==> flow/design.v <==
`timescale 1ns / 1ps
module apb_master #(parameter DATA_WIDTH = 32, parameter ADDR_WIDTH = 32) (
		output 					PSEL,
		output 					PENABLE,
		output  [ADDR_WIDTH-1:0] PADDR,
		output  [DATA_WIDTH-1:0]	PWRDATA,
		output  					PWRITE,
		output  [DATA_WIDTH-1:0]	PRDATA_o,
		input  [DATA_WIDTH-1:0]	PRDATA,
		input  [DATA_WIDTH-1:0] data_i,
		input  [ADDR_WIDTH-1:0]	addr_i,
		input 					PCLK,
		input 					PRESETn,
		input 					PREADY,
		input 					evnt_trig_i,
		input 					pwrite_i
);
parameter IDLE = 2'd0;
parameter SETUP = 2'd1;
parameter ACCESS = 2'd2;
reg [1:0]	state, next_state;
always@(posedge PCLK) begin
	if(!PRESETn)
		state <= IDLE ;
	else
		state <= next_state ;
end
always@(*) begin
	case(state)
		IDLE : begin
			if (evnt_trig_i)
				next_state <= SETUP ;
			else 
				next_state <= IDLE;
		end
		SETUP : next_state <= ACCESS;
		ACCESS : begin
			if(PREADY)
				next_state <= IDLE ;
			else 
				next_state <= ACCESS ;
		end
		default : next_state <= IDLE ;
	endcase
end
assign PSEL = PRESETn ? (state != IDLE) : 1'b0;
assign PENABLE = (state == ACCESS) ;
assign PWRITE = pwrite_i;
assign PWRDATA = data_i;
assign PADDR = addr_i;
assign PRDATA_o = PRDATA;
endmodule
`timescale 1ns / 1ps
module APB_slave #( parameter DATA_WIDTH = 32, parameter ADDR_WIDTH = 32)(
    output  reg [DATA_WIDTH-1:0] PRDATA,
    output                       PREADY_o,
    input                    PREADY,
    input   [DATA_WIDTH-1:0] PWRDATA, 
    input   [ADDR_WIDTH-1:0] PADDR,
    input                    PCLK,
    input                    PRESETn,
    input                    PWRITE,
    input                    PENABLE,
    input                    PSEL
    );
    parameter  IDLE   = 2'd0, SETUP = 2'd1, ACCESS =2'd2;
    reg [DATA_WIDTH-1:0]    APB_MEM [ADDR_WIDTH-1:0];
    reg [1:0] prsnt_state , next_state ;
    always@(posedge PCLK , negedge PRESETn) begin   
        if(!PRESETn)
            prsnt_state <= IDLE ;
        else 
            prsnt_state <= next_state ;
    end
   always@(* ) begin
        next_state <= prsnt_state;
        case (prsnt_state)
            IDLE : begin
                if(PSEL )
                    next_state <= SETUP;        
                else 
                    next_state <= IDLE;
            end
            SETUP : begin
                if(PENABLE)
                    next_state <= ACCESS;
                else 
                    next_state <= IDLE;
            end
            ACCESS : begin
                if(PREADY) begin
                    if(!PSEL) 
                        next_state <= IDLE ;
                    else
                        next_state <= SETUP ;
                end
                else 
                    next_state <= ACCESS;
            end
            default : next_state <= IDLE;
        endcase
   end
   always@(*) begin
         if(!PRESETn)
            PRDATA = 32'd0;
         else begin
            if((next_state == ACCESS) && !PWRITE && (PADDR < ADDR_WIDTH))
                PRDATA = APB_MEM[PADDR];
            else 
                PRDATA = 32'd0;    
         end
   end
   always@(posedge PCLK) begin
         if((next_state == ACCESS) && PWRITE && (PADDR < ADDR_WIDTH))
            APB_MEM[PADDR] <= PWRDATA ;
   end
   assign PREADY_o = PREADY ;
endmodule
`timescale 1ns / 1ps
module apb_top #(parameter DATA_WIDTH = 32 , parameter ADDR_WIDTH = 32) (
		output [DATA_WIDTH-1:0]	PRDATA_o,
		input 					PCLK_i,
		input 					PRESETn_i,
		input [DATA_WIDTH-1:0]	PWRDATA_i,
		input [ADDR_WIDTH-1:0]	PADDR_i,
		input 					PWRITE_i,
		input 					PREADY_i,
		input 					EVENT_i
);
	wire [DATA_WIDTH-1:0]	p_rd_intr, pwrdata_intr, paddr_intr;
	wire 					p_ready_intr, psel_intr, pena_intr, pwrite_intr;				
	apb_master  #(.DATA_WIDTH(DATA_WIDTH), .ADDR_WIDTH(ADDR_WIDTH))  master_inst(
		.PCLK(PCLK_i),
		.PRESETn(PRESETn_i),
		.evnt_trig_i(EVENT_i),
		.data_i(PWRDATA_i),
		.addr_i(PADDR_i),
		.pwrite_i(PWRITE_i),
		.PRDATA(p_rd_intr),
		.PREADY(p_ready_intr),
		.PSEL(psel_intr),
		.PENABLE(pena_intr),
		.PADDR(paddr_intr),
		.PWRDATA(pwrdata_intr),
		.PWRITE(pwrite_intr),
		.PRDATA_o(PRDATA_o)
	);
	APB_slave #(.DATA_WIDTH(DATA_WIDTH), .ADDR_WIDTH(ADDR_WIDTH)) slave_inst(
		.PREADY(PREADY_i),
		.PWRDATA(pwrdata_intr), 
		.PADDR(paddr_intr),
		.PCLK(PCLK_i),
		.PRESETn(PRESETn_i),
		.PWRITE(pwrite_intr),
		.PENABLE(pena_intr),
		.PSEL(psel_intr),
		.PRDATA(p_rd_intr),
		.PREADY_o(p_ready_intr)
	);
endmodule
==> flow/run.sh <==
#!/bin/bash
# the make line also repeats each setting of config.mk as NAME=value (left out here)
make -C /OpenROAD-flow-scripts/flow DESIGN_CONFIG=/design/flow/config.mk WORK_HOME=/design/flow/orfs CLKGATE_MAP_FILE= finish
==> flow/config.mk <==
export PLATFORM = sky130hd
export DESIGN_NAME = apb_top
export DESIGN_NICKNAME = apb_top
export VERILOG_FILES = /design/flow/design.v
export SDC_FILE = /design/flow/constraint.sdc
export NUM_CORES = 4
export LEC_CHECK = 0
export ABC_AREA = 0
export CAP_MARGIN = 5
export CELL_PAD_IN_SITES_DETAIL_PLACEMENT = 2
export CELL_PAD_IN_SITES_GLOBAL_PLACEMENT = 2
export CORE_ASPECT_RATIO = 1.15
export CORE_MARGIN = 8
export CORE_UTILIZATION = 44
export CTS_CLUSTER_DIAMETER = 57
export HOLD_SLACK_MARGIN = 0.01
export SLEW_MARGIN = 10
==> flow/constraint.sdc <==
create_clock -name core_clock -period 6.0 [get_ports {PCLK_i}]
set_input_delay 1.2000 -clock core_clock [delete_from_list [all_inputs] [get_ports {PCLK_i}]]
set_output_delay 1.2000 -clock core_clock [all_outputs]
set_load 0.01 [all_outputs]
==> results.sh, run 1 <==
# yosys + openroad results
export IMPL_power_internal_mw=12.0
export IMPL_edf_count=1024
export IMPL_ys_sh_mux=0.133
export IMPL_drcViolationCount=0
export IMPL_busiest_layer="met2"
export IMPL_fp_dieH_um=339
export IMPL_grt_pass1_vias=23500
export IMPL_status="complete, no violations"
export IMPL_antenna_found_initial=9
export IMPL_top_cell_area_share=0.772
export IMPL_path_buffers=3
export IMPL_power_clock_fraction=0.439
export IMPL_path_class="in -> out"
export IMPL_dp_cells=3335
export IMPL_setup_worst_path_end="PRDATA_o[12]"
export IMPL_core_area_um2=89900
export IMPL_clock_skew_ns=0.0181
export IMPL_fa_ha_area_frac=0
export IMPL_grtUsageMet2=0.420
export IMPL_grt_pass1_wl_mm=176
export IMPL_cp_slowest_cell="or4_2"
export IMPL_flop_area_um2=30900
export IMPL_async_reset_ff_frac=0.00292
export IMPL_comb_cell_power_mw=0.618
export IMPL_synth_flops=1029
export IMPL_ys_warn_count=2
export IMPL_synthCells=2010
export IMPL_cts_max_level=3
export IMPL_syn_cell_area_um2=39800
export IMPL_clkTransAtPathRegs_ns=0.05
export IMPL_dpl_hpwl_mm=74.5
export IMPL_maxSlewHeadroom=0.164
export IMPL_r2r_end="slave_inst.APB_MEM[15][8]$_DFFE_PP_"
export IMPL_peakVddDrop_mv=0.249
export IMPL_drt_pass1_iterations=4
export IMPL_p_leak_nw=15.7
export IMPL_grt_use_met3=0.0359
export IMPL_port_buffer_count=100
export IMPL_cp_cell_sequence="clkdlybuf4s50_1, nor4_1, nand2_1, or4_2, nor4_4, buf_12, nor4b_2, clkdlybuf4s50_1"
export IMPL_cts_resized=0
export IMPL_finalHoldViolCount=0
export IMPL_ys_sh_simple=0.0330
export IMPL_met1_usage=0.334
export IMPL_critPathRequiredTime_ns=4.80
export IMPL_r2r_start="slave_inst.prsnt_state[1]$_DFF_PN0_"
export IMPL_worstHoldPathType="reg -> reg"
export IMPL_rows=118
export IMPL_post_place_ws_ns=0.134
export IMPL_wl_per_cell_um=35.5
export IMPL_powerClk_mw=6.68
export IMPL_final_nets=2316
export IMPL_clock_latency_ns=0.68
export IMPL_ff_type="edfxtp_1"
export IMPL_gp_congestion=0.762
export IMPL_syn_nets=2079
export IMPL_synth_area_per_cell_um2=19.8
export IMPL_topCellsByArea="edfxtp_1 77%, mux2i_1 9.4%, mux4_2 3.8%"
export IMPL_p_sw_mw=3.21
export IMPL_fin_setup_tns_ns=0
export IMPL_drtAntennaViolNets=0
export IMPL_startpoint_type="input port"
export IMPL_cap_viol_max_count=0
export IMPL_logic_family="multiplexers"
export IMPL_yosys_top_cells_count="1,024 x edfxtp_1, 374 x mux2i_1, 75 x a22oi_1"
export IMPL_fp_utilization=0.443
export IMPL_min_to="master_inst.state[0]$_SDFF_PN0_"
export IMPL_vias_per_cell=6.03
export IMPL_crit_cells=8
export IMPL_tightest_slew_ns=1.24
export IMPL_min_period_over_period=0.976
export IMPL_cp_top_family="simple AND/OR/NAND/NOR gates"
export IMPL_endpoint_kind="output port"
export IMPL_die_area_um2=100000
export IMPL_setup_viol=0
export IMPL_post_cts_setup_buffers=0
export IMPL_critPathArrivalTime_ns=4.66
export IMPL_power_switching_share=0.211
export IMPL_cp_slowest_stage_delay_ns=0.68
export IMPL_crit_start="PADDR_i[17]"
export IMPL_yosys_area_share_aoi=0.0448
export IMPL_cp_max_fo=32
export IMPL_cts_root_buffer="clkbuf_16"
export IMPL_cts_buffers=110
export IMPL_drt_wl_total_mm=126
export IMPL_grt_overflow=0
export IMPL_yosys_cell_count_top_type="edfxtp_1"
export IMPL_warnings=29
export IMPL_yosysChipArea_um2=39800
export IMPL_clockBufferDepth=3
export IMPL_drt_iter0_drc=1634
export IMPL_clkSinkCount=1029
export IMPL_power_leader="registers"
export IMPL_combGateArea_um2=8690
export IMPL_fillers=7716
export IMPL_regToRegSetupSlack_ns=2.63
export IMPL_grt_max_degree=61
export IMPL_hold_start="master_inst.state[1]$_SDFF_PN0_"
export IMPL_hold_buffers=0
export IMPL_cts_tree="built"
export IMPL_num_vias=21300
export IMPL_fin_cells=3541
export IMPL_grt_usage=0.247
export IMPL_share_comb_of_total_power=0.041
export IMPL_whs_path_depth=1
export IMPL_ys_cells=2010
export IMPL_rsz0062_at_grt="no"
export IMPL_power_frac_seq=0.520
export IMPL_timing_fmax_mhz=171
export IMPL_power_density_nw_per_um2=325
export IMPL_synth_xor_xnor_area_share=0
export IMPL_die_w_um=297
export IMPL_area_delta_synth_final_pct=17.6
export IMPL_fin_crit_ns=5.86
export IMPL_ys_seq_share=0.775
export IMPL_maxSlewViolCount=0
export IMPL_crit_top_cell="clkdlybuf4s50_1"
export IMPL_powerSeq_mw=7.91
export IMPL_yosysUniqueCellTypes=44
export IMPL_yosys_area_top_type="edfxtp_1"
export IMPL_finalWorstSetupSlack_ns=0.145
export IMPL_ios=101
export IMPL_r2r_cells=6
export IMPL_worst_hold_slack_ns=0.535
==> final cells by class <==
class / count / share of cell area
Timing Repair Buffer: 246 / 0.0480
Tap cell: 1200 / 0.0320
Clock inverter: 73 / 0.0135
Multi-Input combinational cell: 856 / 0.185
Antenna cell: 2 / 0.000107
Clock buffer: 131 / 0.0618
Inverter: 4 / 0.000320
Sequential cell: 1029 / 0.659
==> stage by stage <==
| stage | utilization | area (um^2) | total power [mW] |
|---|---|---|---|
| final | 0.521 | 46900 | 15.2 |
| after global routing | 0.521 | 46800 | 15.6 |
| after CTS | 0.521 | 46900 | 15.4 |
| after detailed placement | 0.482 | 43400 | 8.69 |
| after global placement | 0.482 | 43400 | 8.66 |
| after floorplan | - | 39800 | 8.37 |
==> layer usage <==
layer / wire, um / vias up / share of wire
met5: 9 / - / 0.000072
met4: 2930 / 2 / 0.023
met3: 5690 / 182 / 0.045
met2: 63100 / 568 / 0.50
met1: 53900 / 11700 / 0.43
li1: - / 8853 / -
==> run 2: changes to the inputs <==
Settings changed: ABC_AREA 0 to 1, CAP_MARGIN 5 to 20, CELL_PAD_IN_SITES_DETAIL_PLACEMENT 2 to unset, CELL_PAD_IN_SITES_GLOBAL_PLACEMENT 2 to unset, CORE_ASPECT_RATIO 1.15 to unset, CORE_MARGIN 8 to 2, CORE_UTILIZATION 44 to 60, CTS_CLUSTER_DIAMETER 57 to unset, CTS_CLUSTER_SIZE set to 98, HOLD_SLACK_MARGIN 0.01 to unset, SLEW_MARGIN 10 to 20.
Clock period 6.0 ns to 7.8 ns, I/O delays scaled along.
==> run 2 against run 1 <==
  * Sequential share of layout area decreased by 4.1 points
  * Hold slack lost 0.083 ns
  * Highest routed layer unchanged
  * Global-route usage up 6.4 points
  * Via count rose by 41%
  * First-iteration DRC count increased by 110%
  * Routed wire length fell by 5.2%
  * Combinational power shrank 7.0%
  * Largest cell class unchanged
  * Sequential power fell by 23%
  * Critical path depth rose by 4
  * Still clean
  * Clock-buffer cell count up 1
==> results.sh, run 2 <==
# yosys + openroad results
export IMPL_status="complete, no violations"
export IMPL_ys_sh_mux=0
export IMPL_synthCells=4474
export IMPL_endpoint_kind="output port"
export IMPL_area_delta_synth_final_pct=12.1
export IMPL_synth_area_per_cell_um2=9.96
export IMPL_post_cts_setup_buffers=0
export IMPL_whs_path_depth=1
export IMPL_ys_warn_count=2
export IMPL_grt_max_degree=161
export IMPL_cts_max_level=3
export IMPL_hold_buffers=0
export IMPL_synth_xor_xnor_area_share=0
export IMPL_drtAntennaViolNets=0
export IMPL_tightest_slew_ns=1.20
export IMPL_critPathRequiredTime_ns=6.24
export IMPL_power_leader="registers"
export IMPL_antenna_found_initial=9
export IMPL_p_leak_nw=21.5
export IMPL_cts_root_buffer="clkbuf_16"
export IMPL_grt_usage=0.311
export IMPL_fa_ha_area_frac=0
export IMPL_clock_latency_ns=0.67
export IMPL_core_area_um2=73200
export IMPL_power_clock_fraction=0.418
export IMPL_power_switching_share=0.216
export IMPL_cp_cell_sequence="buf_8, inv_8, buf_12, nor2_1, o21ai_0, nand2_1, nand2_1, nand2_1, clkinv_1, nand2_1, nor2_1, clkdlybuf4s50_1"
export IMPL_die_area_um2=76500
export IMPL_power_internal_mw=8.97
export IMPL_grt_overflow=0
export IMPL_cts_buffers=103
export IMPL_drt_pass1_iterations=6
export IMPL_cts_resized=0
export IMPL_yosysChipArea_um2=44600
export IMPL_gp_congestion=0.819
export IMPL_crit_top_cell="nand2_1"
export IMPL_r2r_cells=6
export IMPL_startpoint_type="input port"
export IMPL_fillers=5653
export IMPL_min_to="master_inst.state[0]$_SDFF_PN0_"
export IMPL_path_class="in -> out"
export IMPL_maxSlewHeadroom=0.195
export IMPL_cp_max_fo=144
export IMPL_fp_utilization=0.609
export IMPL_yosys_area_top_type="edfxtp_1"
export IMPL_ios=101
export IMPL_edf_count=1024
export IMPL_num_vias=30000
export IMPL_min_period_over_period=0.836
export IMPL_regToRegSetupSlack_ns=4.26
export IMPL_yosys_cell_count_top_type="nand2_1"
export IMPL_crit_start="PADDR_i[0]"
export IMPL_clock_skew_ns=0.0283
export IMPL_rsz0062_at_grt="no"
export IMPL_port_buffer_count=100
export IMPL_syn_cell_area_um2=44600
export IMPL_fin_setup_tns_ns=0
export IMPL_synth_flops=1029
export IMPL_ys_sh_simple=0.203
export IMPL_cp_slowest_cell="inv_8"
export IMPL_crit_cells=12
export IMPL_drt_wl_total_mm=119
export IMPL_topCellsByArea="edfxtp_1 69%, nand2_1 15%, nor2_1 5.3%"
export IMPL_drcViolationCount=0
export IMPL_peakVddDrop_mv=0.210
export IMPL_async_reset_ff_frac=0.00292
export IMPL_logic_family="simple AND/OR/NAND/NOR gates"
export IMPL_power_mw=11.5
export IMPL_syn_nets=4543
export IMPL_top_cell_area_share=0.690
export IMPL_share_comb_of_total_power=0.050
export IMPL_die_w_um=277
export IMPL_cp_slowest_stage_delay_ns=0.75
export IMPL_critPathArrivalTime_ns=4.96
export IMPL_dpl_hpwl_mm=65.3
export IMPL_worstHoldPathType="reg -> reg"
export IMPL_p_sw_mw=2.48
export IMPL_final_nets=4628
export IMPL_fin_crit_ns=6.52
export IMPL_comb_cell_power_mw=0.575
export IMPL_clockBufferDepth=3
export IMPL_timing_fmax_mhz=153
export IMPL_ys_seq_share=0.693
export IMPL_rows=99
export IMPL_cp_top_family="buffers and inverters"
export IMPL_fp_dieH_um=277
export IMPL_cts_tree="built"
export IMPL_maxSlewViolCount=0
export IMPL_hold_start="master_inst.state[1]$_SDFF_PN0_"
export IMPL_drt_iter0_drc=3433
export IMPL_wl_per_cell_um=21.2
export IMPL_grt_pass1_wl_mm=176
export IMPL_clkSinkCount=1029
export IMPL_cap_viol_max_count=0
export IMPL_vias_per_cell=5.36
export IMPL_yosysUniqueCellTypes=26
export IMPL_r2r_end="slave_inst.APB_MEM[16][4]$_DFFE_PP_"
export IMPL_grt_pass1_vias=28200
export IMPL_yosys_top_cells_count="1,737 x nand2_1, 1,024 x edfxtp_1, 625 x nor2_1"
export IMPL_clkTransAtPathRegs_ns=0.06
export IMPL_power_density_nw_per_um2=229
export IMPL_diodes=0
export IMPL_setup_viol=0
export IMPL_yosys_area_share_aoi=0.0312
export IMPL_r2r_start="slave_inst.prsnt_state[1]$_DFF_PN0_"
export IMPL_path_buffers=5
export IMPL_powerSeq_mw=6.08
export IMPL_finalHoldViolCount=0
export IMPL_setup_worst_path_end="PRDATA_o[5]"
export IMPL_warnings=43
export IMPL_powerClk_mw=4.79
export IMPL_ff_type="edfxtp_1"
export IMPL_ys_cells=4474
export IMPL_power_frac_seq=0.531
## run 2: layout make-up
cell class	count	area [um^2]	share of cell area
Sequential cell	1029	30900	0.618
Multi-Input combinational cell	2643	10700	0.214
Clock buffer	132	2750	0.0551
Inverter	606	2290	0.0460
Timing Repair Buffer	176	1650	0.0330
Tap cell	959	1200	0.0240
Clock inverter	57	472	0.00945
## run 2: layer usage
metal | track usage | up-vias | part of all wire
met4 | 0.0804 | 8 | 0.025
met5 | 0 | - | 0.00042
li1 | - | 14300 | -
met1 | 0.453 | 14200 | 0.43
met3 | 0.0511 | 204 | 0.092
met2 | 0.493 | 1329 | 0.46
## run 2: stage by stage
step | std cells | setup slack, ns | hold WS [ns] | cell area [um^2] | utilization
floorplan | 4474 | 3.57 | 0.411 | 44600 | -
global placement | 5409 | 1.13 | 0.437 | 46700 | 0.638
detailed placement | 5413 | 1.38 | 0.446 | 46800 | 0.639
CTS | 5602 | 1.37 | 0.457 | 50000 | 0.683
global route | 5602 | 1.12 | 0.481 | 49900 | 0.682
finish | 5602 | 1.28 | 0.452 | 49900 | 0.682
==> run 3: changes to the inputs <==
Settings changed: ABC_AREA 1 to unset, CAP_MARGIN 20 to 5, CORE_ASPECT_RATIO set to 1.63, CORE_UTILIZATION 60 to 44, CTS_CLUSTER_SIZE 98 to unset, SLEW_MARGIN 20 to 10.
Clock period 7.8 ns to 6.0 ns, I/O delays scaled along.
==> run 3 against run 2 <==
  * Critical path depth shrank 4
  * Final area fell by 7.9%
  * Sequential share of layout area rose by 5.3 points
  * Via count fell by 31%
  * Final cell count is 38% lower
  * Critical endpoint is now PRDATA_o[12]
  * Largest cell class unchanged
==> results.sh, run 3 <==
# yosys + openroad results
export IMPL_cp_cell_sequence="clkdlybuf4s50_1, o21ai_1, nor2_1, or4_2, nor4_4, buf_12, nor4b_2, clkdlybuf4s50_1"
export IMPL_finalHoldViolCount=0
export IMPL_ys_seq_share=0.775
export IMPL_dpl_hpwl_mm=61.8
export IMPL_cts_buffers=91
export IMPL_whs_path_depth=1
export IMPL_clkSinkCount=1029
export IMPL_post_cts_setup_buffers=0
export IMPL_maxSlewViolCount=0
export IMPL_fin_setup_tns_ns=0
export IMPL_grt_max_degree=60
export IMPL_yosys_top_cells_count="1,024 x edfxtp_1, 374 x mux2i_1, 75 x a22oi_1"
export IMPL_async_reset_ff_frac=0.00292
export IMPL_antenna_found_initial=3
export IMPL_power_clock_fraction=0.400
export IMPL_yosysChipArea_um2=39800
export IMPL_warnings=28
export IMPL_path_buffers=3
export IMPL_r2r_end="slave_inst.APB_MEM[11][8]$_DFFE_PP_"
export IMPL_edf_count=1024
export IMPL_crit_start="PRESETn_i"
export IMPL_core_area_um2=89500
export IMPL_num_vias=20700
export IMPL_r2r_cells=6
export IMPL_ys_sh_simple=0.0330
export IMPL_power_mw=14.1
export IMPL_synth_flops=1029
export IMPL_ys_warn_count=2
export IMPL_area_delta_synth_final_pct=15.4
export IMPL_synthCells=2010
export IMPL_critPathArrivalTime_ns=4.58
export IMPL_cap_viol_max_count=0
export IMPL_cts_tree="built"
export IMPL_crit_cells=8
export IMPL_vias_per_cell=5.92
export IMPL_drtAntennaViolNets=0
export IMPL_cp_slowest_cell="or4_2"
export IMPL_share_comb_of_total_power=0.041
export IMPL_top_cell_area_share=0.772
export IMPL_drcViolationCount=0
export IMPL_clock_skew_ns=0.0194
export IMPL_timing_fmax_mhz=173
export IMPL_hold_start="master_inst.state[1]$_SDFF_PN0_"
export IMPL_status="complete, no violations"
export IMPL_syn_cell_area_um2=39800
export IMPL_die_area_um2=93000
export IMPL_die_w_um=240
export IMPL_fillers=7094
export IMPL_startpoint_type="input port"
export IMPL_grt_usage=0.229
export IMPL_worst_hold_slack_ns=0.533
export IMPL_cp_max_fo=24
export IMPL_ys_cells=2010
export IMPL_drt_pass1_iterations=6
export IMPL_peakVddDrop_mv=0.233
export IMPL_setup_viol=0
export IMPL_regToRegSetupSlack_ns=2.59
export IMPL_gp_congestion=0.793
export IMPL_fa_ha_area_frac=0
export IMPL_rsz0062_at_grt="no"
export IMPL_fin_util=0.514
export IMPL_fp_dieH_um=388
export IMPL_ff_type="edfxtp_1"
export IMPL_ys_sh_mux=0.133
export IMPL_dp_cells=3318
export IMPL_endpoint_kind="output port"
export IMPL_fp_utilization=0.445
export IMPL_cp_slowest_stage_delay_ns=0.71
export IMPL_wl_per_cell_um=30.5
export IMPL_cts_root_buffer="clkbuf_16"
export IMPL_r2r_start="slave_inst.prsnt_state[1]$_DFF_PN0_"
export IMPL_path_class="in -> out"
export IMPL_drt_iter0_drc=1713
export IMPL_cts_max_level=3
export IMPL_final_nets=2273
export IMPL_min_to="master_inst.state[0]$_SDFF_PN0_"
export IMPL_critPathRequiredTime_ns=4.80
export IMPL_cts_resized=0
export IMPL_crit_top_cell="clkdlybuf4s50_1"
export IMPL_maxSlewHeadroom=0.168
export IMPL_power_frac_seq=0.559
export IMPL_comb_cell_power_mw=0.578
export IMPL_logic_family="multiplexers"
export IMPL_synth_area_per_cell_um2=19.8
export IMPL_grt_pass1_wl_mm=150
export IMPL_power_internal_mw=11.2
export IMPL_grt_overflow=0
export IMPL_grt_pass1_vias=21100
export IMPL_clkTransAtPathRegs_ns=0.06
export IMPL_setup_worst_path_end="PRDATA_o[12]"
export IMPL_clock_latency_ns=0.68
export IMPL_syn_nets=2079
export IMPL_topCellsByArea="edfxtp_1 77%, mux2i_1 9.4%, mux4_2 3.8%"
export IMPL_power_switching_share=0.205
export IMPL_ios=101
export IMPL_yosys_area_share_aoi=0.0448
export IMPL_fin_cells=3489
export IMPL_hold_buffers=0
export IMPL_drt_wl_total_mm=106
export IMPL_p_leak_nw=15.2
export IMPL_yosys_cell_count_top_type="edfxtp_1"
export IMPL_p_sw_mw=2.90
export IMPL_yosysUniqueCellTypes=44
export IMPL_rows=140
export IMPL_tightest_slew_ns=1.24
export IMPL_worstHoldPathType="reg -> reg"
export IMPL_powerSeq_mw=7.91
export IMPL_clockBufferDepth=3
export IMPL_cp_top_family="simple AND/OR/NAND/NOR gates"
export IMPL_synth_xor_xnor_area_share=0
export IMPL_min_period_over_period=0.963
export IMPL_power_density_nw_per_um2=308
export IMPL_powerClk_mw=5.66
export IMPL_fin_crit_ns=5.78
export IMPL_power_leader="registers"
export IMPL_port_buffer_count=100
export IMPL_yosys_area_top_type="edfxtp_1"
==> run 3: metrics by stage <==
stage | instance area (um^2) | setup WS [ns]
after floorplan | 39800 | -0.000921
after global placement | 43100 | 0.182
after detailed placement | 43100 | 0.270
after CTS | 46000 | 0.243
after global routing | 46000 | 0.112
final | 46000 | 0.222
==> run 3: cell type report <==
cell class / instances / area [um^2] / area share
Inverter: 4 / 15.0 / 0.000326
Tap cell: 1207 / 1510 / 0.0328
Timing Repair Buffer: 222 / 2050 / 0.0445
Multi-Input combinational cell: 856 / 8690 / 0.189
Sequential cell: 1029 / 30900 / 0.671
Clock buffer: 116 / 2410 / 0.0525
Antenna cell: 2 / 5.00 / 0.000109
Clock inverter: 53 / 443 / 0.00963
==> run 3: metal layers <==
layer | vias up | share of wire | global-route usage
met3 | 195 | 0.058 | 0.0307
li1 | 8755 | - | -
met2 | 763 | 0.54 | 0.419
met1 | 11000 | 0.37 | 0.273
met5 | - | 0.00020 | 0
met4 | 4 | 0.034 | 0.0850
==> run 4: changes to the inputs <==
Settings changed: CAP_MARGIN 5 to 20, CELL_PAD_IN_SITES_GLOBAL_PLACEMENT set to 2, CORE_ASPECT_RATIO 1.63 to 1.43, CORE_MARGIN 2 to 6, CORE_UTILIZATION 44 to 50, CTS_CLUSTER_SIZE set to 89, GPL_ROUTABILITY_DRIVEN set to 1, HOLD_SLACK_MARGIN set to -0.05, MIN_ROUTING_LAYER set to met1, PLACE_DENSITY_LB_ADDON set to 0.3, SLEW_MARGIN 10 to 30, TNS_END_PERCENT set to 100.
Clock period 6.0 ns to 4.83 ns, I/O delays scaled along.
==> run 4 against run 3 <==
  * Worst setup slack worse by 0.12 ns
  * Synthesized area unchanged
  * Clock-buffer cell count down 6
  * Critical endpoint is now PRDATA_o[19]
==> results.sh, run 4 <==
# yosys + openroad results
export IMPL_grt_max_degree=42
export IMPL_fp_utilization=0.506
export IMPL_ys_cells=2010
export IMPL_regToRegSetupSlack_ns=1.76
export IMPL_fin_crit_ns=4.73
export IMPL_die_area_um2=86700
export IMPL_yosys_area_top_type="edfxtp_1"
export IMPL_clockBufferDepth=3
export IMPL_p_sw_mw=3.67
export IMPL_drtAntennaViolNets=0
export IMPL_startpoint_type="input port"
export IMPL_ys_warn_count=2
export IMPL_synthCells=2010
export IMPL_ff_type="edfxtp_1"
export IMPL_top_cell_area_share=0.772
export IMPL_timing_fmax_mhz=212
export IMPL_min_to="slave_inst.prsnt_state[0]$_DFF_PN1_"
export IMPL_yosysUniqueCellTypes=44
export IMPL_cap_viol_max_count=0
export IMPL_wl_per_cell_um=30.8
export IMPL_ys_sh_mux=0.133
export IMPL_flop_area_um2=30900
export IMPL_ios=101
export IMPL_ys_seq_share=0.775
export IMPL_fin_setup_tns_ns=0
export IMPL_path_buffers=4
export IMPL_rows=123
export IMPL_cp_top_family="simple AND/OR/NAND/NOR gates"
export IMPL_fin_util=0.595
export IMPL_setup_viol=0
export IMPL_comb_cell_power_mw=0.774
export IMPL_tightest_slew_ns=0.769
export IMPL_dpl_hpwl_mm=63.9
export IMPL_power_switching_share=0.203
export IMPL_die_w_um=248
export IMPL_drt_pass1_iterations=5
export IMPL_power_mw=18.0
export IMPL_power_density_nw_per_um2=384
export IMPL_cp_slowest_stage_delay_ns=0.67
export IMPL_cp_max_fo=13
export IMPL_crit_cells=9
export IMPL_peakVddDrop_mv=0.276
export IMPL_num_vias=21000
export IMPL_r2r_cells=6
export IMPL_maxSlewHeadroom=0.487
export IMPL_combGateArea_um2=8910
export IMPL_yosys_cell_count_top_type="edfxtp_1"
export IMPL_yosys_top_cells_count="1,024 x edfxtp_1, 374 x mux2i_1, 75 x a22oi_1"
export IMPL_setup_worst_path_end="PRDATA_o[19]"
export IMPL_clkTransAtPathRegs_ns=0.06
export IMPL_whs_path_depth=2
export IMPL_r2r_end="slave_inst.APB_MEM[11][6]$_DFFE_PP_"
export IMPL_grt_pass1_vias=21500
export IMPL_r2r_start="slave_inst.prsnt_state[1]$_DFF_PN0_"
export IMPL_syn_cell_area_um2=39800
export IMPL_hold_start="slave_inst.prsnt_state[2]$_DFF_PN0_"
export IMPL_edf_count=1024
export IMPL_finalHoldViolCount=0
export IMPL_clkSinkCount=1029
export IMPL_yosysChipArea_um2=39800
export IMPL_port_buffer_count=100
export IMPL_p_leak_nw=16.1
export IMPL_grt_overflow=0
export IMPL_final_nets=2351
export IMPL_area_delta_synth_final_pct=17.7
export IMPL_critPathRequiredTime_ns=3.86
export IMPL_core_area_um2=78800
export IMPL_powerSeq_mw=9.82
export IMPL_warnings=29
export IMPL_maxSlewViolCount=0
export IMPL_power_internal_mw=14.4
export IMPL_synth_flops=1029
export IMPL_fp_dieH_um=350
export IMPL_cts_root_buffer="clkbuf_16"
export IMPL_cts_max_level=3
export IMPL_drcViolationCount=0
export IMPL_ys_sh_simple=0.0330
export IMPL_grt_pass1_wl_mm=151
export IMPL_hold_buffers=0
export IMPL_power_clock_fraction=0.412
export IMPL_yosys_area_share_aoi=0.0448
export IMPL_endpoint_kind="output port"
export IMPL_topCellsByArea="edfxtp_1 77%, mux2i_1 9.4%, mux4_2 3.8%"
export IMPL_cts_buffers=95
export IMPL_cts_tree="built"
export IMPL_clock_latency_ns=0.65
export IMPL_cp_cell_sequence="clkdlybuf4s50_1, nor4_2, nand2_1, or4_2, nor4_4, buf_4, clkbuf_16, nor4b_2, dlygate4sd2_1"
export IMPL_logic_family="multiplexers"
export IMPL_antenna_found_initial=5
export IMPL_gp_congestion=0.809
export IMPL_crit_start="PADDR_i[16]"
export IMPL_powerClk_mw=7.43
export IMPL_finalWorstSetupSlack_ns=0.104
export IMPL_worst_hold_slack_ns=0.536
export IMPL_share_comb_of_total_power=0.043
export IMPL_synth_xor_xnor_area_share=0
export IMPL_fillers=5814
export IMPL_drt_iter0_drc=1797
export IMPL_power_frac_seq=0.545
export IMPL_drt_wl_total_mm=105
export IMPL_vias_per_cell=6.15
export IMPL_cp_slowest_cell="or4_2"
export IMPL_power_leader="registers"
export IMPL_status="complete, no violations"
export IMPL_critPathArrivalTime_ns=3.76
export IMPL_min_period_over_period=0.979
export IMPL_fa_ha_area_frac=0
export IMPL_syn_nets=2079
export IMPL_post_place_ws_ns=-0.339
export IMPL_path_class="in -> out"
export IMPL_clock_skew_ns=0.0149
export IMPL_grt_usage=0.241
export IMPL_worstHoldPathType="reg -> reg"
export IMPL_async_reset_ff_frac=0.00292
export IMPL_synth_area_per_cell_um2=19.8
==> run 4: what timing repair did <==
action / in CTS / in global routing
cloned: 0 / 1
endpoints found under the setup margin: 32 / 14
resized: 38 / 29
pin swaps: 1 / 5
setup buffers: 3 / 2
==> run 4: stage by stage <==
step	std cells	cell area [um^2]
finish	3422	46900
global route	3419	46900
CTS	3415	46800
detailed placement	3241	43600
global placement	3239	43700
floorplan	2010	39800
==> run 4: metal layers <==
metal,share of wire,global-route usage
met1,0.39,0.311
met2,0.52,0.423
met3,0.054,0.0305
met4,0.039,0.0848
met5,0,0
==> run 4: final cells by class <==
cell class | count | share of cell area
Sequential cell | 1029 | 0.658
Multi-Input combinational cell | 856 | 0.190
Timing Repair Buffer | 296 | 0.0572
Clock buffer | 110 | 0.0533
Tap cell | 1062 | 0.0283
Clock inverter | 61 | 0.0122
Inverter | 4 | 0.000320
Antenna cell | 4 | 0.000214
==> run 5: changes to the inputs <==
Settings changed: CELL_PAD_IN_SITES_GLOBAL_PLACEMENT 2 to unset, CORE_MARGIN 6 to 2, CORE_UTILIZATION 50 to 52, CTS_CLUSTER_SIZE 89 to unset, GPL_ROUTABILITY_DRIVEN 1 to unset, HOLD_SLACK_MARGIN -0.05 to unset, PLACE_DENSITY_LB_ADDON 0.3 to unset, TNS_END_PERCENT 100 to unset.
Clock period 4.83 ns to 3.99 ns, I/O delays scaled along.
==> run 5 against run 4 <==
  * Critical endpoint is now PRDATA_o[11]
  * Critical path type unchanged
  * Flip-flop count unchanged
  * Sequential share of layout area fell by 2.0 points
  * Combinational power rose by 33%
  * Synthesized area unchanged
  * Routed wire length increased by 2.5%
  * Utilization rose by 4.2 points
  * Highest routed layer unchanged
==> results.sh, run 5 <==
# yosys + openroad results
export IMPL_gp_congestion=0.804
export IMPL_yosys_area_share_aoi=0.0448
export IMPL_grt_pass1_vias=21800
export IMPL_combGateArea_um2=9510
export IMPL_fin_cells=3409
export IMPL_ys_cells=2010
export IMPL_drt_iter0_drc=2140
export IMPL_power_internal_mw=17.2
export IMPL_yosysUniqueCellTypes=44
export IMPL_endpoint_kind="output port"
export IMPL_ys_sh_mux=0.133
export IMPL_power_switching_share=0.205
export IMPL_synth_xor_xnor_area_share=0
export IMPL_finalWorstSetupSlack_ns=0.0654
export IMPL_warnings=29
export IMPL_wl_per_cell_um=31.7
export IMPL_final_nets=2419
export IMPL_fin_crit_ns=3.92
export IMPL_path_buffers=4
export IMPL_min_period_over_period=0.984
export IMPL_flop_area_um2=30900
export IMPL_critPathArrivalTime_ns=3.13
export IMPL_area_delta_synth_final_pct=21.4
export IMPL_core_area_um2=76000
export IMPL_fin_setup_tns_ns=0
export IMPL_finalHoldViolCount=0
export IMPL_antenna_found_initial=2
export IMPL_path_class="in -> out"
export IMPL_cap_viol_max_count=0
export IMPL_setup_viol=0
export IMPL_powerSeq_mw=11.9
export IMPL_yosysChipArea_um2=39800
export IMPL_status="complete, no violations"
export IMPL_critPathRequiredTime_ns=3.19
export IMPL_comb_cell_power_mw=1.03
export IMPL_power_frac_seq=0.551
export IMPL_ios=101
export IMPL_crit_start="PADDR_i[14]"
export IMPL_regToRegSetupSlack_ns=1.08
export IMPL_p_sw_mw=4.43
export IMPL_peakVddDrop_mv=0.324
export IMPL_crit_cells=9
export IMPL_cts_tree="built"
export IMPL_synthCells=2010
export IMPL_top_cell_area_share=0.772
export IMPL_clkSinkCount=1029
export IMPL_power_leader="registers"
export IMPL_drcViolationCount=0
export IMPL_grt_overflow=0
export IMPL_tightest_slew_ns=0.989
export IMPL_crit_top_cell="buf_12"
export IMPL_port_buffer_count=100
export IMPL_ff_type="edfxtp_1"
export IMPL_num_vias=21300
export IMPL_maxSlewHeadroom=0.340
export IMPL_dp_cells=3225
export IMPL_yosys_cell_count_top_type="edfxtp_1"
export IMPL_topCellsByArea="edfxtp_1 77%, mux2i_1 9.4%, mux4_2 3.8%"
export IMPL_fin_util=0.637
export IMPL_worstHoldPathType="in -> async"
export IMPL_powerClk_mw=8.68
export IMPL_drt_wl_total_mm=108
export IMPL_cp_top_family="simple AND/OR/NAND/NOR gates"
export IMPL_r2r_cells=6
export IMPL_rsz0062_at_grt="no"
export IMPL_synth_area_per_cell_um2=19.8
export IMPL_grt_usage=0.276
export IMPL_ys_sh_simple=0.0330
export IMPL_p_leak_nw=16.9
export IMPL_ys_seq_share=0.775
export IMPL_die_w_um=235
export IMPL_timing_fmax_mhz=255
export IMPL_r2r_end="slave_inst.APB_MEM[6][27]$_DFFE_PP_"
export IMPL_clock_skew_ns=0.0180
export IMPL_post_place_ws_ns=-0.706
export IMPL_edf_count=1024
export IMPL_power_density_nw_per_um2=446
export IMPL_cts_max_level=3
export IMPL_power_clock_fraction=0.402
export IMPL_fa_ha_area_frac=0
export IMPL_fp_dieH_um=335
export IMPL_grt_max_degree=48
export IMPL_cts_buffers=96
export IMPL_cp_cell_sequence="clkdlybuf4s50_1, nor4_2, nand2_1, or4_4, nor4_4, buf_12, buf_12, nor4b_4, clkdlybuf4s15_2"
export IMPL_vias_per_cell=6.24
export IMPL_setup_worst_path_end="PRDATA_o[11]"
export IMPL_share_comb_of_total_power=0.048
export IMPL_async_reset_ff_frac=0.00292
export IMPL_die_area_um2=78900
export IMPL_drt_pass1_iterations=5
export IMPL_ys_warn_count=2
export IMPL_rows=121
export IMPL_startpoint_type="input port"
export IMPL_fp_utilization=0.524
export IMPL_logic_family="multiplexers"
export IMPL_yosys_top_cells_count="1,024 x edfxtp_1, 374 x mux2i_1, 75 x a22oi_1"
export IMPL_drtAntennaViolNets=0
export IMPL_cp_slowest_stage_delay_ns=0.45
export IMPL_r2r_start="slave_inst.prsnt_state[1]$_DFF_PN0_"
export IMPL_cts_root_buffer="clkbuf_16"
export IMPL_syn_cell_area_um2=39800
export IMPL_grt_pass1_wl_mm=153
export IMPL_clockBufferDepth=3
export IMPL_clkTransAtPathRegs_ns=0.06
export IMPL_maxSlewViolCount=0
export IMPL_yosys_area_top_type="edfxtp_1"
export IMPL_clock_latency_ns=0.66
export IMPL_synth_flops=1029
export IMPL_cp_slowest_cell="or4_4"
export IMPL_cp_max_fo=10
export IMPL_syn_nets=2079
export IMPL_dpl_hpwl_mm=64.8
export IMPL_fillers=5297
run 5: routing by layer:
layer / up-vias / routed length, um / global-route usage
met5: - / 0 / 0
met4: 0 / 3130 / 0.0939
met3: 146 / 5960 / 0.0333
met2: 754 / 55800 / 0.475
met1: 11300 / 43100 / 0.367
li1: 9066 / - / -
run 5: cell type report:
cell class,instances,area share
Antenna cell,2,0.000103
Clock buffer,116,0.0521
Clock inverter,55,0.00853
Inverter,4,0.000310
Multi-Input combinational cell,856,0.196
Sequential cell,1029,0.638
Tap cell,984,0.0254
Timing Repair Buffer,363,0.0790
run 5: through the flow:
step	cell area [um^2]	hold slack [ns]	power, mW
finish	48400	0.452	21.6
global route	48400	0.453	22.2
CTS	48500	0.417	21.7
detailed placement	45000	0.510	13.1
global placement	45000	0.495	13.1
floorplan	40000	0.475	12.6
run 5: repair_timing:
| item | 4_1_cts | 5_1_grt |
|---|---|---|
| resized | 203 | 21 |
| gates cloned | 1 | 0 |
| setup buffers | 12 | 0 |
| endpoints found under the setup margin | 32 | 25 |
| hold buffers | 0 | 0 |
| pin swaps | 28 | 12 |
==> run 6: changes to the inputs <==
Settings changed: CORE_ASPECT_RATIO 1.43 to unset, CORE_UTILIZATION 52 to 26, MIN_ROUTING_LAYER met1 to unset, SLEW_MARGIN 30 to 20.
Clock period 3.99 ns to 7.8 ns, I/O delays scaled along.
==> run 6 against run 5 <==
  * Final cell count increased by 26%
  * Register-to-register slack better by 3.0 ns
  * Routed wire length decreased by 3.5%
  * Hold slack improved by 0.069 ns
  * Utilization shrank 33 points
  * Still clean on timing, DRC and antenna
  * Highest routed layer is now met5
  * Via count fell by 4.7%
  * Clock skew rose by 0.0038 ns
  * Worst setup slack gained 1.1 ns
  * Largest power group unchanged
==> results.sh, run 6 <==
# yosys + openroad results
export IMPL_clock_latency_ns=0.70
export IMPL_cts_max_level=3
export IMPL_yosysUniqueCellTypes=44
export IMPL_fa_ha_area_frac=0
export IMPL_fin_setup_tns_ns=0
export IMPL_crit_start="PADDR_i[2]"
export IMPL_crit_cells=8
export IMPL_num_vias=20300
export IMPL_die_area_um2=156000
export IMPL_gp_congestion=0.743
export IMPL_ff_type="edfxtp_1"
export IMPL_powerSeq_mw=6.08
export IMPL_synth_xor_xnor_area_share=0
export IMPL_cts_buffers=96
export IMPL_drt_iter0_drc=1824
export IMPL_power_switching_share=0.206
export IMPL_cap_viol_max_count=0
export IMPL_power_density_nw_per_um2=237
export IMPL_maxSlewHeadroom=0.270
export IMPL_cp_slowest_cell="nor4b_2"
export IMPL_power_clock_fraction=0.415
export IMPL_grt_overflow=0
export IMPL_drt_wl_total_mm=104
export IMPL_grt_pass1_vias=20300
export IMPL_drtAntennaViolNets=0
export IMPL_setup_worst_path_end="PRDATA_o[28]"
export IMPL_syn_cell_area_um2=39800
export IMPL_path_class="in -> out"
export IMPL_finalHoldViolCount=0
export IMPL_tightest_slew_ns=1.09
export IMPL_setup_viol=0
export IMPL_area_delta_synth_final_pct=17.9
export IMPL_synth_area_per_cell_um2=19.8
export IMPL_rsz0062_at_grt="no"
export IMPL_p_leak_nw=15.2
export IMPL_dp_cells=4128
export IMPL_die_w_um=395
export IMPL_worstHoldPathType="reg -> reg"
export IMPL_port_buffer_count=100
export IMPL_yosys_top_cells_count="1,024 x edfxtp_1, 374 x mux2i_1, 75 x a22oi_1"
export IMPL_antenna_found_initial=14
export IMPL_timing_fmax_mhz=150
export IMPL_hold_start="slave_inst.prsnt_state[2]$_DFF_PN0_"
export IMPL_ys_cells=2010
export IMPL_drt_pass1_iterations=6
export IMPL_fin_cells=4301
export IMPL_post_place_ws_ns=1.12
export IMPL_r2r_start="slave_inst.prsnt_state[1]$_DFF_PN0_"
export IMPL_core_area_um2=152000
export IMPL_edf_count=1024
export IMPL_grt_pass1_wl_mm=148
export IMPL_path_buffers=4
export IMPL_final_nets=2265
export IMPL_cts_root_buffer="clkbuf_16"
export IMPL_topCellsByArea="edfxtp_1 77%, mux2i_1 9.4%, mux4_2 3.8%"
export IMPL_cp_top_family="buffers and inverters"
export IMPL_share_comb_of_total_power=0.039
export IMPL_min_to="slave_inst.prsnt_state[0]$_DFF_PN1_"
export IMPL_maxSlewViolCount=0
export IMPL_ys_sh_simple=0.0330
export IMPL_yosys_cell_count_top_type="edfxtp_1"
export IMPL_comb_cell_power_mw=0.437
export IMPL_endpoint_kind="output port"
export IMPL_ys_warn_count=2
export IMPL_r2r_end="slave_inst.APB_MEM[14][23]$_DFFE_PP_"
export IMPL_cp_max_fo=24
export IMPL_ios=101
export IMPL_whs_path_depth=2
export IMPL_powerClk_mw=4.63
export IMPL_ys_sh_mux=0.133
export IMPL_grt_max_degree=89
export IMPL_grt_usage=0.130
export IMPL_min_period_over_period=0.854
export IMPL_fp_dieH_um=395
export IMPL_power_internal_mw=8.85
export IMPL_fin_crit_ns=6.66
export IMPL_cp_cell_sequence="clkdlybuf4s50_1, buf_4, and4b_2, buf_4, a221oi_1, nand3_1, nor4b_2, clkdlybuf4s50_1"
export IMPL_critPathRequiredTime_ns=6.24
export IMPL_drcViolationCount=0
export IMPL_startpoint_type="input port"
export IMPL_rows=143
export IMPL_yosysChipArea_um2=39800
export IMPL_clkTransAtPathRegs_ns=0.06
export IMPL_yosys_area_share_aoi=0.0448
export IMPL_vias_per_cell=4.71
export IMPL_synthCells=2010
export IMPL_syn_nets=2079
export IMPL_synth_flops=1029
export IMPL_warnings=27
export IMPL_clkSinkCount=1029
export IMPL_peakVddDrop_mv=0.190
export IMPL_regToRegSetupSlack_ns=4.07
export IMPL_ys_seq_share=0.775
export IMPL_yosys_area_top_type="edfxtp_1"
export IMPL_power_leader="registers"
export IMPL_post_cts_setup_buffers=0
export IMPL_cts_resized=0
export IMPL_finalWorstSetupSlack_ns=1.14
export IMPL_critPathArrivalTime_ns=5.10
export IMPL_power_frac_seq=0.546
export IMPL_clockBufferDepth=3
export IMPL_clock_skew_ns=0.0218
export IMPL_cp_slowest_stage_delay_ns=0.70
export IMPL_fp_utilization=0.262
export IMPL_top_cell_area_share=0.772
export IMPL_async_reset_ff_frac=0.00292
export IMPL_wl_per_cell_um=24.2
export IMPL_p_sw_mw=2.30
export IMPL_logic_family="multiplexers"
export IMPL_dpl_hpwl_mm=59.9
export IMPL_status="complete, no violations"
export IMPL_hold_buffers=0
export IMPL_cts_tree="built"
export IMPL_r2r_cells=6
-- run 6: per-stage QoR --
step	hold slack (ns)	utilization	total power, mW	cell area, um^2
after detailed placement	0.507	0.289	6.65	44000
after floorplan	0.475	-	6.44	39800
after CTS	0.522	0.310	11.2	47100
after global placement	0.495	0.289	6.64	44000
final	0.521	0.309	11.1	47000
after global routing	0.553	0.309	11.5	47000
-- run 6: layer usage --
layer,up-vias,share of wire,track usage
li1,8736,-,-
met1,10700,0.42,0.168
met2,615,0.50,0.219
met3,164,0.056,0.0250
met4,16,0.026,0.0411
met5,-,0.00099,0
-- run 6: final cells by class --
cell class,count,area (um^2)
Clock inverter,52,539
Timing Repair Buffer,209,1790
Antenna cell,1,2.50
Inverter,4,15.0
Multi-Input combinational cell,856,8700
Fill cell,14700,105000
Tap cell,2030,2540
Clock buffer,120,2530
Sequential cell,1029,30900
==> run 7: changes to the inputs <==
Settings changed: CORE_ASPECT_RATIO set to 1.43, CORE_UTILIZATION 26 to 71, MIN_ROUTING_LAYER set to met1, PLACE_DENSITY set to 0.65, SETUP_SLACK_MARGIN set to 0.44, SLEW_MARGIN 20 to 30.
Clock period 7.8 ns to 4.83 ns, I/O delays scaled along.
==> run 7 against run 6 <==
  * Still clean
  * Final area shrank 0.46%
  * Hold slack lost 0.25 ns
  * First-iteration DRC count grew 50%
  * Combinational power grew 88%
  * Critical path depth is the same
  * Worst setup slack lost 0.72 ns
  * Synthesized area is the same
  * Final cell count shrank 28%
  * Largest cell class unchanged
==> results.sh, run 7 <==
# yosys + openroad results
export IMPL_status="complete, no violations"
export IMPL_topCellsByArea="edfxtp_1 77%, mux2i_1 9.4%, mux4_2 3.8%"
export IMPL_cts_max_level=3
export IMPL_cap_viol_max_count=0
export IMPL_edf_count=1024
export IMPL_placed_area_um2=43400
export IMPL_drt_wl_total_mm=106
export IMPL_area_delta_synth_final_pct=17.4
export IMPL_regToRegSetupSlack_ns=1.74
export IMPL_power_internal_mw=14.1
export IMPL_crit_cells=8
export IMPL_synth_flops=1029
export IMPL_tightest_slew_ns=0.941
export IMPL_r2r_start="slave_inst.prsnt_state[1]$_DFF_PN0_"
export IMPL_r2r_cells=6
export IMPL_core_area_um2=55300
export IMPL_drtAntennaViolNets=0
export IMPL_cts_tree="built"
export IMPL_ios=101
export IMPL_fin_setup_tns_ns=0
export IMPL_critPathRequiredTime_ns=3.86
export IMPL_maxSlewHeadroom=0.371
export IMPL_endpoint_kind="output port"
export IMPL_grt_overflow=0
export IMPL_setup_viol=0
export IMPL_share_comb_of_total_power=0.047
export IMPL_drt_iter0_drc=2728
export IMPL_power_mw=17.6
export IMPL_grt_pass1_vias=22400
export IMPL_setup_worst_path_end="PRDATA_o[15]"
export IMPL_crit_start="PADDR_i[2]"
export IMPL_syn_cell_area_um2=39800
export IMPL_cp_slowest_stage_delay_ns=0.45
export IMPL_cp_max_fo=16
export IMPL_fp_dieH_um=287
export IMPL_async_reset_ff_frac=0.00292
export IMPL_path_buffers=4
export IMPL_r2r_end="slave_inst.APB_MEM[19][2]$_DFFE_PP_"
export IMPL_grt_pass1_wl_mm=150
export IMPL_clock_latency_ns=0.64
export IMPL_ff_type="edfxtp_1"
export IMPL_worstHoldPathType="in -> async"
export IMPL_design_area_um2=46800
export IMPL_fa_ha_area_frac=0
export IMPL_grt_usage=0.368
export IMPL_power_switching_share=0.201
export IMPL_clock_skew_ns=0.0228
export IMPL_clkTransAtPathRegs_ns=0.06
export IMPL_clockBufferDepth=3
export IMPL_p_sw_mw=3.54
export IMPL_yosys_top_cells_count="1,024 x edfxtp_1, 374 x mux2i_1, 75 x a22oi_1"
export IMPL_power_leader="registers"
export IMPL_syn_nets=2079
export IMPL_cts_root_buffer="clkbuf_16"
export IMPL_vias_per_cell=7.11
export IMPL_logic_family="multiplexers"
export IMPL_finalHoldViolCount=0
export IMPL_critPathArrivalTime_ns=3.45
export IMPL_antenna_found_initial=2
export IMPL_cts_buffers=88
export IMPL_clkSinkCount=1029
export IMPL_power_clock_fraction=0.396
export IMPL_rsz0062_at_grt="yes"
export IMPL_cp_cell_sequence="clkdlybuf4s50_1, buf_12, buf_4, and4b_2, a221oi_1, nand3_1, nor4b_4, clkdlybuf4s15_1"
export IMPL_drcViolationCount=0
export IMPL_fin_cells=3101
export IMPL_powerClk_mw=6.97
export IMPL_yosys_area_share_aoi=0.0448
export IMPL_drt_pass1_iterations=7
export IMPL_ys_seq_share=0.775
export IMPL_top_cell_area_share=0.772
export IMPL_timing_fmax_mhz=227
export IMPL_peakVddDrop_mv=0.389
export IMPL_power_frac_seq=0.558
export IMPL_fp_utilization=0.721
export IMPL_dp_cells=2907
export IMPL_rows=103
export IMPL_cp_slowest_cell="and4b_2"
export IMPL_powerSeq_mw=9.82
export IMPL_cp_top_family="buffers and inverters"
export IMPL_ys_sh_mux=0.133
export IMPL_ys_sh_simple=0.0330
export IMPL_grt_max_degree=60
export IMPL_dpl_hpwl_mm=61.1
export IMPL_port_buffer_count=100
export IMPL_ys_cells=2010
export IMPL_warnings=33
export IMPL_gp_congestion=0.840
export IMPL_yosys_area_top_type="edfxtp_1"
export IMPL_yosysUniqueCellTypes=44
export IMPL_synthCells=2010
export IMPL_die_w_um=202
export IMPL_num_vias=22100
export IMPL_ys_warn_count=2
export IMPL_yosys_cell_count_top_type="edfxtp_1"
export IMPL_fin_crit_ns=4.41
export IMPL_synth_xor_xnor_area_share=0
export IMPL_final_nets=2363
export IMPL_p_leak_nw=16.5
export IMPL_die_area_um2=58100
export IMPL_maxSlewViolCount=0
export IMPL_path_class="in -> out"
export IMPL_min_period_over_period=0.914
export IMPL_power_density_nw_per_um2=377
export IMPL_yosysChipArea_um2=39800
export IMPL_synth_area_per_cell_um2=19.8
export IMPL_comb_cell_power_mw=0.820
export IMPL_startpoint_type="input port"
export IMPL_wl_per_cell_um=34.2
==> run 7: repair_timing <==
item                       in CTS  in global routing
gates cloned                    2                  1
buffers inserted               16                 13
pin swaps                      17                 19
gates resized                 102                 79
setup endpoints to repair      32                 29
hold buffers                    0                  0
==> run 7: final cells by class <==
cell class / instances / area (um^2)
tap: 735 / 920
clock buffer: 110 / 2390
antenna: 2 / 5.00
timing repair buffer: 314 / 2790
inverter: 4 / 15.0
clock inverter: 50 / 440
multi-input combinational: 857 / 9340
sequential: 1029 / 30900
fill: 2453 / 8520
==> run 7: through the flow <==
| stage | hold slack (ns) | setup WS (ns) | utilization |
|---|---|---|---|
| final | 0.274 | 0.417 | 0.846 |
| after global routing | 0.270 | 0.363 | 0.846 |
| after CTS | 0.545 | 0.279 | 0.844 |
| after detailed placement | 0.531 | -0.0744 | 0.786 |
| after global placement | 0.497 | -0.0579 | 0.785 |
| after floorplan | 0.475 | 0.274 | - |
==> run 7: metal layers <==
layer / wire (um) / track usage
met5: 13 / 0
met4: 6010 / 0.190
met3: 10800 / 0.0703
met2: 53100 / 0.607
met1: 36300 / 0.477
==> run 8: changes to the inputs <==
Settings changed: CELL_PAD_IN_SITES_GLOBAL_PLACEMENT set to 2, CORE_MARGIN 2 to 10, CORE_UTILIZATION 71 to 50, CTS_CLUSTER_SIZE set to 89, GPL_ROUTABILITY_DRIVEN set to 0, PLACE_DENSITY 0.65 to unset, PLACE_DENSITY_LB_ADDON set to 0.27, SETUP_SLACK_MARGIN 0.44 to unset.
==> run 8 against run 7 <==
  * Still clean
  * Hold slack better by 0.26 ns
  * Total power up 2.1%
  * Final cell count up 11%
  * Die size up 58%
  * Global-route usage down 14 points
  * Sequential share of layout area down 0.16 points
  * Final area up 0.24%
  * Register-to-register slack worse by 0.06 ns
  * Synthesized cell count unchanged
  * Sequential power about the same
  * Largest cell class unchanged
  * Largest power group unchanged
  * Highest routed layer unchanged
==> results.sh, run 8 <==
# yosys + openroad results
export IMPL_setup_viol=0
export IMPL_fin_setup_tns_ns=0
export IMPL_path_class="in -> out"
export IMPL_clockBufferDepth=3
export IMPL_peakVddDrop_mv=0.287
export IMPL_cts_root_buffer="clkbuf_16"
export IMPL_cts_buffers=94
export IMPL_share_comb_of_total_power=0.043
export IMPL_ys_cells=2010
export IMPL_fp_utilization=0.506
export IMPL_vias_per_cell=6.11
export IMPL_power_frac_seq=0.546
export IMPL_whs_path_depth=2
export IMPL_die_area_um2=91600
export IMPL_fin_util=0.595
export IMPL_core_area_um2=78800
export IMPL_dpl_hpwl_mm=64.8
export IMPL_drtAntennaViolNets=0
export IMPL_timing_fmax_mhz=212
export IMPL_grt_usage=0.229
export IMPL_wl_per_cell_um=31.1
export IMPL_maxSlewViolCount=0
export IMPL_cp_cell_sequence="clkdlybuf4s50_1, nor4_2, nand2_1, or4_2, nor4_4, buf_4, buf_12, clkbuf_16, nor4b_2, dlygate4sd2_1"
export IMPL_yosys_area_share_aoi=0.0448
export IMPL_crit_cells=10
export IMPL_port_buffer_count=100
export IMPL_startpoint_type="input port"
export IMPL_fin_cells=3435
export IMPL_die_w_um=256
export IMPL_power_internal_mw=14.3
export IMPL_regToRegSetupSlack_ns=1.68
export IMPL_endpoint_kind="output port"
export IMPL_cp_max_fo=13
export IMPL_finalHoldViolCount=0
export IMPL_clock_skew_ns=0.0206
export IMPL_power_clock_fraction=0.411
export IMPL_drt_pass1_iterations=5
export IMPL_diodes=0
export IMPL_r2r_end="slave_inst.APB_MEM[21][6]$_DFFE_PP_"
export IMPL_yosys_cell_count_top_type="edfxtp_1"
export IMPL_yosysChipArea_um2=39800
export IMPL_edf_count=1024
export IMPL_critPathRequiredTime_ns=3.86
export IMPL_clock_latency_ns=0.67
export IMPL_clkSinkCount=1029
export IMPL_p_leak_nw=16.1
export IMPL_yosysUniqueCellTypes=44
export IMPL_r2r_start="slave_inst.prsnt_state[1]$_DFF_PN0_"
export IMPL_power_density_nw_per_um2=383
export IMPL_async_reset_ff_frac=0.00292
export IMPL_warnings=27
export IMPL_topCellsByArea="edfxtp_1 77%, mux2i_1 9.4%, mux4_2 3.8%"
export IMPL_ys_sh_simple=0.0330
export IMPL_crit_start="PADDR_i[16]"
export IMPL_ios=101
export IMPL_ys_sh_mux=0.133
export IMPL_area_delta_synth_final_pct=17.7
export IMPL_fp_dieH_um=358
export IMPL_setup_worst_path_end="PRDATA_o[21]"
export IMPL_grt_overflow=0
export IMPL_power_mw=18.0
export IMPL_grt_pass1_wl_mm=151
export IMPL_comb_cell_power_mw=0.773
export IMPL_syn_cell_area_um2=39800
export IMPL_min_to="slave_inst.prsnt_state[0]$_DFF_PN1_"
export IMPL_num_vias=21000
export IMPL_logic_family="multiplexers"
export IMPL_cap_viol_max_count=0
export IMPL_fin_crit_ns=4.71
export IMPL_path_buffers=5
export IMPL_top_cell_area_share=0.772
export IMPL_rows=123
export IMPL_powerSeq_mw=9.82
export IMPL_synthCells=2010
export IMPL_ys_seq_share=0.775
export IMPL_final_nets=2366
export IMPL_hold_buffers=0
export IMPL_grt_pass1_vias=21400
export IMPL_cp_slowest_stage_delay_ns=0.67
export IMPL_powerClk_mw=7.38
export IMPL_hold_start="slave_inst.prsnt_state[2]$_DFF_PN0_"
export IMPL_clkTransAtPathRegs_ns=0.06
export IMPL_worstHoldPathType="reg -> reg"
export IMPL_cts_max_level=3
export IMPL_fa_ha_area_frac=0
export IMPL_cp_top_family="simple AND/OR/NAND/NOR gates"
export IMPL_tightest_slew_ns=0.968
export IMPL_synth_area_per_cell_um2=19.8
export IMPL_antenna_found_initial=6
export IMPL_drt_iter0_drc=1942
export IMPL_power_switching_share=0.203
export IMPL_syn_nets=2079
export IMPL_min_period_over_period=0.976
export IMPL_grt_max_degree=41
export IMPL_synth_xor_xnor_area_share=0
export IMPL_dp_cells=3258
export IMPL_p_sw_mw=3.65
export IMPL_cts_tree="built"
export IMPL_drt_wl_total_mm=107
export IMPL_ys_warn_count=2
export IMPL_status="complete, no violations"
export IMPL_critPathArrivalTime_ns=3.75
export IMPL_cp_slowest_cell="or4_2"
export IMPL_ff_type="edfxtp_1"
export IMPL_r2r_cells=6
export IMPL_yosys_top_cells_count="1,024 x edfxtp_1, 374 x mux2i_1, 75 x a22oi_1"
export IMPL_maxSlewHeadroom=0.352
export IMPL_drcViolationCount=0
export IMPL_yosys_area_top_type="edfxtp_1"
export IMPL_synth_flops=1029
export IMPL_power_leader="registers"
run 8: per-stage QoR:
| stage | hold slack, ns | cell area [um^2] | worst slack (ns) |
|---|---|---|---|
| after floorplan | 0.475 | 39800 | -0.937 |
| after global placement | 0.494 | 43900 | -0.201 |
| after detailed placement | 0.512 | 43900 | -0.155 |
| after CTS | 0.536 | 46900 | 0.00329 |
| after global routing | 0.555 | 46900 | -0.00182 |
| final | 0.533 | 46900 | 0.117 |
run 8: routing by layer:
layer	track usage	part of all wire	up-vias
met2	0.405	0.52	733
met1	0.285	0.39	11100
met5	0	0.00063	-
li1	-	-	8947
met3	0.0372	0.063	176
met4	0.0763	0.028	10
run 8: repair_timing:
action	4_1_cts	5_1_grt
cloned	0	1
buffers inserted	1	3
gates resized	27	9
pin swaps	0	2
endpoints found under the setup margin	27	8
run 8: cell type report:
type                       instances  area [um^2]
fill                            5793        31900
sequential                      1029        30900
multi-input combinational        856         8720
timing repair buffer             312         2910
clock buffer                     111         2440
tap                             1062         1330
clock inverter                    61          598
inverter                           4         15.0
==> run 9: changes to the inputs <==
Settings changed: CELL_PAD_IN_SITES_GLOBAL_PLACEMENT 2 to unset, CORE_ASPECT_RATIO 1.43 to unset, CORE_MARGIN 10 to 2, CORE_UTILIZATION 50 to 40, CTS_CLUSTER_SIZE 89 to unset, GPL_ROUTABILITY_DRIVEN 0 to unset, MIN_ROUTING_LAYER met1 to unset, PLACE_DENSITY_LB_ADDON 0.27 to unset, SLEW_MARGIN 30 to 20.
Clock period 4.83 ns to 5.46 ns, I/O delays scaled along.
==> run 9 against run 8 <==
  * Still clean on timing, DRC and antenna
  * Total power is 9.3% lower
  * Synthesized area did not move
  * Final area decreased by 0.23%
  * Sequential power down 12%
  * Utilization fell by 12 points
  * Critical path type unchanged
  * Critical endpoint is now PRDATA_o[17]
==> results.sh, run 9 <==
# yosys + openroad results
export IMPL_clkTransAtPathRegs_ns=0.06
export IMPL_gp_congestion=0.774
export IMPL_rsz0062_at_grt="no"
export IMPL_startpoint_type="input port"
export IMPL_drt_iter0_drc=2048
export IMPL_cp_top_family="simple AND/OR/NAND/NOR gates"
export IMPL_yosys_cell_count_top_type="edfxtp_1"
export IMPL_status="complete, no violations"
export IMPL_dpl_hpwl_mm=61.5
export IMPL_clock_skew_ns=0.0244
export IMPL_edf_count=1024
export IMPL_timing_fmax_mhz=188
export IMPL_ios=101
export IMPL_grt_pass1_wl_mm=149
export IMPL_yosys_top_cells_count="1,024 x edfxtp_1, 374 x mux2i_1, 75 x a22oi_1"
export IMPL_port_buffer_count=100
export IMPL_crit_cells=8
export IMPL_synthCells=2010
export IMPL_power_clock_fraction=0.427
export IMPL_fp_utilization=0.404
export IMPL_cp_slowest_cell="or4_2"
export IMPL_ys_cells=2010
export IMPL_cts_max_level=3
export IMPL_grt_overflow=0
export IMPL_final_nets=2302
export IMPL_critPathArrivalTime_ns=4.23
export IMPL_power_switching_share=0.205
export IMPL_ys_sh_simple=0.0330
export IMPL_top_cell_area_share=0.772
export IMPL_cap_viol_max_count=0
export IMPL_drt_pass1_iterations=6
export IMPL_share_comb_of_total_power=0.040
export IMPL_area_delta_synth_final_pct=17.4
export IMPL_fa_ha_area_frac=0
export IMPL_power_internal_mw=13.0
export IMPL_yosys_area_top_type="edfxtp_1"
export IMPL_regToRegSetupSlack_ns=2.31
export IMPL_power_density_nw_per_um2=349
export IMPL_worstHoldPathType="reg -> reg"
export IMPL_maxSlewHeadroom=0.231
export IMPL_fin_cells=3608
export IMPL_warnings=28
export IMPL_syn_nets=2079
export IMPL_finalHoldViolCount=0
export IMPL_peakVddDrop_mv=0.219
export IMPL_async_reset_ff_frac=0.00292
export IMPL_synth_area_per_cell_um2=19.8
export IMPL_logic_family="multiplexers"
export IMPL_power_frac_seq=0.533
export IMPL_r2r_cells=6
export IMPL_yosys_area_share_aoi=0.0448
export IMPL_syn_cell_area_um2=39800
export IMPL_min_period_over_period=0.974
export IMPL_cp_cell_sequence="clkdlybuf4s50_1, nor4_1, nand2_1, or4_2, nor4_4, buf_6, nor4b_4, clkdlybuf4s50_1"
export IMPL_grt_usage=0.203
export IMPL_num_vias=20700
export IMPL_p_sw_mw=3.33
export IMPL_rows=115
export IMPL_vias_per_cell=5.73
export IMPL_ys_sh_mux=0.133
export IMPL_p_leak_nw=15.6
export IMPL_grt_max_degree=51
export IMPL_fin_crit_ns=5.32
export IMPL_synth_flops=1029
export IMPL_grt_pass1_vias=21000
export IMPL_powerClk_mw=6.96
export IMPL_ys_warn_count=2
export IMPL_cp_max_fo=13
export IMPL_setup_viol=0
export IMPL_path_class="in -> out"
export IMPL_power_leader="registers"
export IMPL_fin_util=0.475
export IMPL_die_area_um2=102000
export IMPL_clock_latency_ns=0.67
export IMPL_finalWorstSetupSlack_ns=0.139
export IMPL_maxSlewViolCount=0
export IMPL_min_to="master_inst.state[0]$_SDFF_PN0_"
export IMPL_drtAntennaViolNets=0
export IMPL_crit_start="PADDR_i[16]"
export IMPL_cts_tree="built"
export IMPL_critPathRequiredTime_ns=4.37
export IMPL_crit_top_cell="clkdlybuf4s50_1"
export IMPL_whs_path_depth=1
export IMPL_cts_buffers=104
export IMPL_post_place_ws_ns=-0.0806
export IMPL_hold_start="master_inst.state[1]$_SDFF_PN0_"
export IMPL_ys_seq_share=0.775
export IMPL_cp_slowest_stage_delay_ns=0.68
export IMPL_path_buffers=3
export IMPL_comb_cell_power_mw=0.646
export IMPL_endpoint_kind="output port"
export IMPL_drt_wl_total_mm=104
export IMPL_core_area_um2=98600
export IMPL_die_w_um=320
export IMPL_worst_hold_slack_ns=0.538
export IMPL_yosysChipArea_um2=39800
export IMPL_drcViolationCount=0
export IMPL_clockBufferDepth=3
export IMPL_r2r_end="slave_inst.APB_MEM[14][7]$_DFFE_PP_"
export IMPL_wl_per_cell_um=28.8
export IMPL_clkSinkCount=1029
export IMPL_antenna_found_initial=8
export IMPL_hold_buffers=0
export IMPL_fp_dieH_um=320
export IMPL_ff_type="edfxtp_1"
export IMPL_cts_root_buffer="clkbuf_16"
export IMPL_synth_xor_xnor_area_share=0
export IMPL_powerSeq_mw=8.69
export IMPL_tightest_slew_ns=1.15
export IMPL_yosysUniqueCellTypes=44
export IMPL_setup_worst_path_end="PRDATA_o[17]"
export IMPL_r2r_start="slave_inst.prsnt_state[1]$_DFF_PN0_"
export IMPL_post_cts_setup_buffers=0
export IMPL_topCellsByArea="edfxtp_1 77%, mux2i_1 9.4%, mux4_2 3.8%"
export IMPL_dp_cells=3412
[run 9: layer usage]
metal  wire length [um]  global-route usage  part of all wire  up-vias
met5                 48                   0           0.00046        -
met4               2810              0.0654             0.027        8
met3               7150              0.0405             0.069      189
met2              49600               0.328              0.48      784
met1              44300               0.275              0.43    10900
li1                   -                   -                 -     8830
[run 9: area by class of cell]
cell class | count | area, um^2
clock buffer | 127 | 2730
clock inverter | 64 | 619
sequential | 1029 | 30900
antenna | 3 | 7.51
fill | 7996 | 51800
inverter | 4 | 15.0
multi-input combinational | 856 | 8700
timing repair buffer | 238 | 2220
tap | 1287 | 1610
[run 9: repair_timing]
action,CTS,global route
endpoints found under the setup margin,1,1
cloned,0,0
resized,1,1
[run 9: per-stage QoR]
stage / total power, mW / cell area, um^2 / TNS, ns
after floorplan: 9.19 / 39800 / -431.49
after global placement: 9.50 / 43400 / -0.0948
after detailed placement: 9.52 / 43400 / -0.0806
after CTS: 16.4 / 46800 / 0
after global routing: 16.8 / 46800 / 0
final: 16.3 / 46800 / 0
Power and IR drop assume default switching activity.
